==> v27 <==
==> flow/design.v <==
module float_adder(
    input   clk,
    input   rst,
    input   [31:0]  x,
    input   [31:0]  y,
    output  reg [31:0]  z,
    output  reg [1:0]   overflow  
);
    reg [24:0] m_x, m_y, m_z;
    reg [27:0] m_x_ext, m_y_ext, m_z_ext;
    reg [7:0] e_x, e_y, e_z;
    reg [2:0] s_x, s_y, s_z;
    reg [2:0] state_now;
    parameter S_start = 3'b000;
    parameter S_align = 3'b001;
    parameter S_add = 3'b010;
    parameter S_normal = 3'b011;
    parameter S_overflow = 3'b100;
    parameter S_zerocheck = 3'b101;
    parameter S_IDLE = 3'b110;
    wire [5:0] shift_bit;
    FHB32 fhb32_x(
        .x({4'b0, m_z_ext}),
        .high_bit(shift_bit)
    );
    always @(posedge clk or negedge rst) begin
        if (!rst) begin
            state_now <= S_start;
        end
        else begin
            case(state_now)
                S_start: begin
                    if ((x[30:23] == 8'd255 && x[22:0] != 0) || (y[30:23] == 8'd255 && y[22:0] != 0))
                        state_now <= S_overflow;
                    else if ((x[30:23] == 8'd255 && x[22:0] == 0) || (y[30:23] == 8'd255 && y[22:0] == 0))
                        state_now <= S_overflow;
                    else
                        state_now <= S_zerocheck;
                end
                S_zerocheck: begin
                    if ((m_x[22:0] == 0 && e_x == 8'b0) || (m_y[22:0] == 0 && e_y == 8'b0))
                        state_now <= S_overflow;
                    else
                        state_now <= S_align;
                end
                S_align: state_now <= S_add;
                S_add: begin
                    if (s_x != s_y && m_x_ext == m_y_ext)
                        state_now <= S_overflow;
                    else
                        state_now <= S_normal;
                end
                S_normal: state_now <= S_overflow;
                default: state_now <= S_IDLE;
            endcase
        end
    end
    always @(posedge clk) begin
        case(state_now)
            S_start: begin
                e_x <= x[30:23];
                e_y <= y[30:23];
                m_x <= {2'b01, x[22:0]};  
                m_y <= {2'b01, y[22:0]};
                s_x <= {2'b0, x[31]};
                s_y <= {2'b0, y[31]};
                if ((x[30:23] == 8'd255 && x[22:0] != 0) || (y[30:23] == 8'd255 && y[22:0] != 0)) begin
                    overflow <= 2'b11;
                    s_z <= 3'd1;
                    e_z <= 8'd255;
                    m_z <= 25'h7fffff;
                end
                else if ((x[30:23] == 8'd255 && x[22:0] == 0) || (y[30:23] == 8'd255 && y[22:0] == 0)) begin
                    overflow <= 2'b11;
                    s_z <= {2'b0, x[31]};
                    e_z <= 8'd255;
                    if ((x[30:23] == 8'd255 && x[22:0] == 0) && (y[30:23] == 8'd255 && y[22:0] == 0) && x[31] != y[31]) begin
                        m_z <= 25'h7fffff;
                    end else begin
                        m_z <= 25'b0;
                    end
                end
                else begin
                    overflow <= 2'b00;
                end
            end
            S_zerocheck: begin
                if (m_x[22:0] == 0 && e_x == 8'b0) begin
                    s_z <= s_y;
                    e_z <= e_y;
                    m_z <= m_y;
                end
                else if (m_y[22:0] == 0 && e_y == 8'b0) begin
                    s_z <= s_x;
                    e_z <= e_x;
                    m_z <= m_x;
                end
            end
            S_align: begin
                if (e_x == e_y) begin
                    e_z <= e_x;
                    m_x_ext <= {m_x[23:0], 3'b0};
                    m_y_ext <= {m_y[23:0], 3'b0};
                end else if (e_x < e_y) begin
                    e_z <= e_y;
                    m_x_ext <= {m_x >> (e_y - e_x), 3'b0};
                    m_y_ext <= {m_y[23:0], 3'b0};
                end else begin
                    e_z <= e_x;
                    m_x_ext <= {m_x[23:0], 3'b0};
                    m_y_ext <= {m_y >> (e_x - e_y), 3'b0};
                end
            end
            S_add: begin
                if (s_x == s_y) begin
                    m_z_ext <= m_x_ext + m_y_ext;
                    s_z <= s_x;
                end else begin
                    if (m_x_ext < m_y_ext) begin
                        m_z_ext <= m_y_ext - m_x_ext;
                        s_z <= s_y;
                    end else if (m_x_ext > m_y_ext) begin
                        m_z_ext <= m_x_ext - m_y_ext;
                        s_z <= s_x;
                    end else begin
                        m_z <= 25'd0;
                        e_z <= 8'd0;
                        s_z <= 3'd0;
                    end
                end
            end
            S_normal: begin
                if (m_z_ext[27] == 1'b1) begin
                    if (e_z == 8'd254) begin
                        s_z <= s_x;
                        e_z <= 8'd255;
                        m_z <= 0;
                        overflow <= 2'b01;
                    end else begin
                        m_z <= {1'b0, m_z_ext[26:4]};
                        e_z <= e_z + 8'b1;
                    end
                end else begin
                    if (m_z_ext[26] == 1'b0 && e_z >= 1) begin
                        m_z <= (m_z_ext << (6'd26 - shift_bit)) >> 3;
                        e_z <= e_z + shift_bit - 6'd26;
                    end
                    else begin
                        m_z <= m_z_ext[27:3];
                    end
                end
            end
            S_overflow: begin
                z <= {s_z[0], e_z[7:0], m_z[22:0]};
            end
            default: ;
        endcase
    end
endmodule
module FHB32(
    input [31:0] x,
    output reg [5:0] high_bit
);
    integer i;
    always @(*) begin
        high_bit = 0;
        for (i = 0; i < 32; i = i + 1)
            if (x[i] == 1'b1) high_bit = i[5:0];
    end
endmodule
==> flow/run.sh <==
#!/bin/bash
# the make line also repeats each setting of config.mk as NAME=value (left out here)
make -C /OpenROAD-flow-scripts/flow DESIGN_CONFIG=/design/flow/config.mk WORK_HOME=/design/flow/orfs CLKGATE_MAP_FILE= finish
==> flow/config.mk <==
export PLATFORM = sky130hd
export DESIGN_NAME = float_adder
export DESIGN_NICKNAME = float_adder
export VERILOG_FILES = /design/flow/design.v
export SDC_FILE = /design/flow/constraint.sdc
export NUM_CORES = 4
export LEC_CHECK = 0
export CAP_MARGIN = 20
export CORE_MARGIN = 2
export CORE_UTILIZATION = 72
export SETUP_SLACK_MARGIN = -0.37
export SLEW_MARGIN = 20
==> flow/constraint.sdc <==
create_clock -name core_clock -period 3.83 [get_ports {clk}]
set_input_delay 0.7660 -clock core_clock [delete_from_list [all_inputs] [get_ports {clk}]]
set_output_delay 0.7660 -clock core_clock [all_outputs]
set_load 0.01 [all_outputs]
==> v8: changes against v27 <==
- CELL_PAD_IN_SITES_GLOBAL_PLACEMENT: default -> 0
- CORE_UTILIZATION: 72 -> 70
- CTS_CLUSTER_SIZE: default -> 42
- GPL_TIMING_DRIVEN: default -> 1
- MAX_ROUTING_LAYER: default -> met5
- MIN_ROUTING_LAYER: default -> met1
- PLACE_DENSITY_LB_ADDON: default -> 0.25
- SETUP_SLACK_MARGIN: -0.37 -> 1.08
- TNS_END_PERCENT: default -> 25
==> flow/constraint.sdc (replaced) <==
create_clock -name core_clock -period 3.74 [get_ports {clk}]
set_input_delay 0.7480 -clock core_clock [delete_from_list [all_inputs] [get_ports {clk}]]
set_output_delay 0.7480 -clock core_clock [all_outputs]
set_load 0.01 [all_outputs]
==> v11: changes against v27 <==
- ABC_AREA: default -> 1
- CORE_ASPECT_RATIO: default -> 0.5
- CTS_CLUSTER_DIAMETER: default -> 190
- CTS_CLUSTER_SIZE: default -> 93
- PLACE_DENSITY: default -> 0.39
- SETUP_SLACK_MARGIN: -0.37 -> default
- TNS_END_PERCENT: default -> 30
==> flow/constraint.sdc (replaced) <==
create_clock -name core_clock -period 0.958 [get_ports {clk}]
set_input_delay 0.1916 -clock core_clock [delete_from_list [all_inputs] [get_ports {clk}]]
set_output_delay 0.1916 -clock core_clock [all_outputs]
set_load 0.01 [all_outputs]
==> v28: changes against v27 <==
- CAP_MARGIN: 20 -> 0
- CELL_PAD_IN_SITES_GLOBAL_PLACEMENT: default -> 0
- CORE_UTILIZATION: 72 -> 70
- CTS_CLUSTER_SIZE: default -> 22
- GPL_TIMING_DRIVEN: default -> 1
- MAX_ROUTING_LAYER: default -> met5
- MIN_ROUTING_LAYER: default -> met1
- SETUP_SLACK_MARGIN: -0.37 -> 0.34
- TNS_END_PERCENT: default -> 25
==> flow/constraint.sdc (replaced) <==
create_clock -name core_clock -period 2.46 [get_ports {clk}]
set_input_delay 0.4920 -clock core_clock [delete_from_list [all_inputs] [get_ports {clk}]]
set_output_delay 0.4920 -clock core_clock [all_outputs]
set_load 0.01 [all_outputs]
==> summary.rpt <==
IMPLEMENTATION SUMMARY REPORT
----------------------------------------------------
[Floorplan]
  Total die size ........................ 25,900 um2

[Logic synthesis]
  Yosys xor share ........................ 0.0262
  Count leader, synth ........................ sky130_fd_sc_hd__edfxtp_1
  Simple logic cell fraction of the synthesized area ........................ 0.161

[Placement]
  Dpl hpwl ........................ 44,600 um
  Pre-CTS setup slack ........................ 0.141 ns

[Outcome]
  Last flow stage reached ........................ global routing (5_1_grt)
  Outcome ........................ did not finish
  Tool Error ........................ [ERROR GRT-0232] Routing congestion too high. Check the congestion heatmap in the GUI.

[Global route]
  Met2 layer usage reported by global route ........................ 1.25

----------------------------------------------------
the above is filed under v8

==> summary.rpt <==
IMPLEMENTATION SUMMARY REPORT
----------------------------------------------------
[Outcome]
  Outcome ........................ did not finish
  Last flow stage reached ........................ detailed placement (3_5_place_dp)
  Tool Error ........................ [ERROR DPL-0033] detailed placement checks failed during check placement.

[Logic synthesis]
  Aoi share ........................ 0.193
  Simple logic cell fraction of the synthesized area ........................ 0.227
  Chip Area, Yosys ........................ 16,600 um2
  Mux share ........................ 0.00543
  Count leader, synth ........................ sky130_fd_sc_hd__nand2_1
  Share of synthesized area occupied by flip-flops and latches ........................ 0.377
  Number of instances in the synthesized netlist ........................ 2,144
  Fraction of the mapped netlist area in adder cells ........................ 0.0879
  Yosys xor share ........................ 0.0223
  Post-synth design cell area ........................ 16,600 um2
  Number of synthesized register bits ........................ 209

[Floorplan]
  Number of placement rows ........................ 39
  Total die size ........................ 24,300 um2
  Initial Utilization ........................ 0.730
  Horizontal die dimension ........................ 219 um
  Y dimension of the die ........................ 111 um

----------------------------------------------------
the above is filed under v11

==> summary.rpt <==
==== FLOW RESULTS ====
----------------------------------------------------
[Outcome]
  Outcome ........................ complete, but fails checks
  Layout check faults ................... negative setup slack

[Clock tree]
  Clk ins delay skew pair ........................ 0.52 ns
  Longest Clk Path Bufs ........................ 3

[Global route]
  Met2 layer usage reported by global route ........................ 0.715

[Logic synthesis]
  Cell accounting for the most synthesized area ........................ sky130_fd_sc_hd__edfxtp_1
  Count leader, synth ........................ sky130_fd_sc_hd__edfxtp_1
  Leading cell types by total area after synthesis ........................ sky130_fd_sc_hd__edfxtp_1 35%, sky130_fd_sc_hd__ha_1 7.8%, sky130_fd_sc_hd__a21oi_1 5.0%
  Yosys xor share ........................ 0.0262
  Simple logic cell fraction of the synthesized area ........................ 0.161

[Placement]
  Dpl hpwl ........................ 43,400 um

[Final timing]
  Final setup fails ........................ 5
  Setup slack after layout ........................ -0.0899 ns

[Min path]
  Worst min-delay path class ........................ register to register

[Power and ir drop]
  Total net switching power ........................ 4.02 mW

----------------------------------------------------
the above is filed under v27

==> summary.rpt <==
IMPLEMENTATION SUMMARY REPORT
----------------------------------------------------
[Outcome]
  Outcome ........................ did not finish
  Last flow stage reached ........................ clock tree synthesis (4_1_cts)
  Tool Error ........................ [ERROR DPL-0038] Utilization greater than 100%, impossible to legalize

[Placement]
  Number of input and output port buffers inserted ........................ 99
  Dpl hpwl ........................ 58,800 um
  Pre-CTS setup slack ........................ -1.27 ns

[Logic synthesis]
  Distinct lib cells used ........................ 92
  Yosys xor share ........................ 0.0262
  Chip Area, Yosys ........................ 17,300 um2
  Count leader, synth ........................ sky130_fd_sc_hd__edfxtp_1

[Floorplan]
  Y dimension of the die ........................ 161 um
  Total die size ........................ 25,900 um2

----------------------------------------------------
the above is filed under v28


---

==> inputs of try-cedar <==
RTL: the design.v shown in full above, as it stands there.
Settings: LEC_CHECK=0, CAP_MARGIN=20, CORE_MARGIN=2, CORE_UTILIZATION=40, SLEW_MARGIN=20; clock period 5.0 ns.
run.sh (not shown) runs the stock make flow with config.mk's settings and CLKGATE_MAP_FILE=.
==> try-juniper (differences from try-cedar) <==
- CORE_UTILIZATION: 40 -> 68
- CTS_CLUSTER_DIAMETER: default -> 190
- CTS_CLUSTER_SIZE: default -> 93
- PLACE_DENSITY: default -> 0.39
- TNS_END_PERCENT: default -> 30
==> flow/constraint.sdc (replaced) <==
create_clock -name core_clock -period 0.958 [get_ports {clk}]
set_input_delay 0.1916 -clock core_clock [delete_from_list [all_inputs] [get_ports {clk}]]
set_output_delay 0.1916 -clock core_clock [all_outputs]
set_load 0.01 [all_outputs]
==> try-garnet (differences from try-cedar) <==
- SETUP_SLACK_MARGIN: default -> 0.25
==> flow/constraint.sdc (replaced) <==
create_clock -name core_clock -period 4.22 [get_ports {clk}]
set_input_delay 0.8440 -clock core_clock [delete_from_list [all_inputs] [get_ports {clk}]]
set_output_delay 0.8440 -clock core_clock [all_outputs]
set_load 0.01 [all_outputs]
==> qor summary <==
item	try-juniper	try-cedar	try-garnet
Setup WS post-layout	-	0.8492 ns	0.4213 ns
Relative contribution of combinational cells to total power	-	44.1%	46.0%
Count of buffers added by post-CTS timing repair for setup	-	0	0
Number of non-clock buffers	-	144	197
Half-perimeter wire length of the detailed placement result	59680 µm	48660 µm	48920 µm
CP Max Fanout	-	11	12
Status	aborted with a tool error	no timing/DRC/antenna violations	no timing/DRC/antenna violations
Stage where the flow stopped	clock tree synthesis	-	-
Chip width	163.4 µm	211.8 µm	211.8 µm
Top contributor to total power	-	combinational logic	combinational logic
Sum of overflow across all layers after global routing	-	0	0
Max Buffers Root-to-Sink	-	3	3
PostCTS Resize Cnt	-	0	1
Count of cell instances traversed by the critical path	-	12	14
Busiest layer in global routing	-	met2	met2
Maxcap violations	-	0	0

---

==> inputs of job 2173 <==
RTL: the design.v shown in full above, as it stands there.
==> flow/config.mk <==
export PLATFORM = sky130hd
export DESIGN_NAME = float_adder
export DESIGN_NICKNAME = float_adder
export VERILOG_FILES = /design/flow/design.v
export SDC_FILE = /design/flow/constraint.sdc
export NUM_CORES = 4
export LEC_CHECK = 0
export ABC_AREA = 1
export CAP_MARGIN = 20
export CORE_MARGIN = 2
export CORE_UTILIZATION = 68
export CTS_CLUSTER_SIZE = 17
export SLEW_MARGIN = 20
==> flow/constraint.sdc <==
create_clock -name core_clock -period 3.2 [get_ports {clk}]
set_input_delay 0.6400 -clock core_clock [delete_from_list [all_inputs] [get_ports {clk}]]
set_output_delay 0.6400 -clock core_clock [all_outputs]
set_load 0.01 [all_outputs]
==> job 1121 (differences from job 2173) <==
ABC_AREA = default   (was 1)
CELL_PAD_IN_SITES_DETAIL_PLACEMENT = 2   (was default)
CELL_PAD_IN_SITES_GLOBAL_PLACEMENT = 1   (was default)
CORE_ASPECT_RATIO = 1.77   (was default)
CORE_UTILIZATION = 33   (was 68)
CTS_CLUSTER_SIZE = 74   (was 17)
GPL_ROUTABILITY_DRIVEN = 0   (was default)
GPL_TIMING_DRIVEN = 1   (was default)
MAX_ROUTING_LAYER = met4   (was default)
MIN_ROUTING_LAYER = met2   (was default)
PLACE_DENSITY = 0.9   (was default)
SETUP_SLACK_MARGIN = -0.03   (was default)
TNS_END_PERCENT = 25   (was default)
==> flow/constraint.sdc (replaced) <==
create_clock -name core_clock -period 3.97 [get_ports {clk}]
set_input_delay 0.7940 -clock core_clock [delete_from_list [all_inputs] [get_ports {clk}]]
set_output_delay 0.7940 -clock core_clock [all_outputs]
set_load 0.01 [all_outputs]
==> results.yml <==
# generated from flow reports
run_status:
  outcome: "aborted with a tool error"
  stop_stage: "5_1_grt"
  firstError: "[ERROR DPL-0038] Utilization greater than 100%, impossible to legalize"
placed_design:
  place_area_mm2: 0.0198
  dp_slack_ns: -0.485
  dp_hpwl_um: 45800
synthesis:
  ys_seq_share_pct: 37.7
  yosysUniqueCellTypes: 66
  synthCells: 2144
  top_cell: "nand2_1"
  synthTopLogicFamily: "simple AND/OR/NAND/NOR gates"
  avgSynthCellArea_um2: 7.74
  synth-xor-area-share_pct: 2.23
  adder_share_pct: 8.79
die:
  die_h_um: 160
  fp.coreArea_mm2: 0.0241
cts:
  ctsResizeCount: 305
That was job 2173.
==> results.yml <==
# generated from flow reports
die:
  die_h_um: 308
  fp.coreArea_mm2: 0.0518
synthesis:
  synth-xor-area-share_pct: 2.62
  yosysUniqueCellTypes: 92
  top_cell: "edfxtp_1"
  ys_seq_share_pct: 36.2
  avgSynthCellArea_um2: 9.07
  synthTopLogicFamily: "AND-OR/OR-AND gates"
placed_design:
  place_area_mm2: 0.0194
  dp_hpwl_um: 74700
run_status:
  outcome: "aborted with a tool error"
  firstError: "[ERROR GRT-0116] Global routing finished with congestion. Check the congestion regions in the DRC Viewer."
  stop_stage: "5_1_grt"
cts:
  ctsResizeCount: 19
That was job 1121.
Power figures rest on the tool's default switching activity, not on a simulated workload.
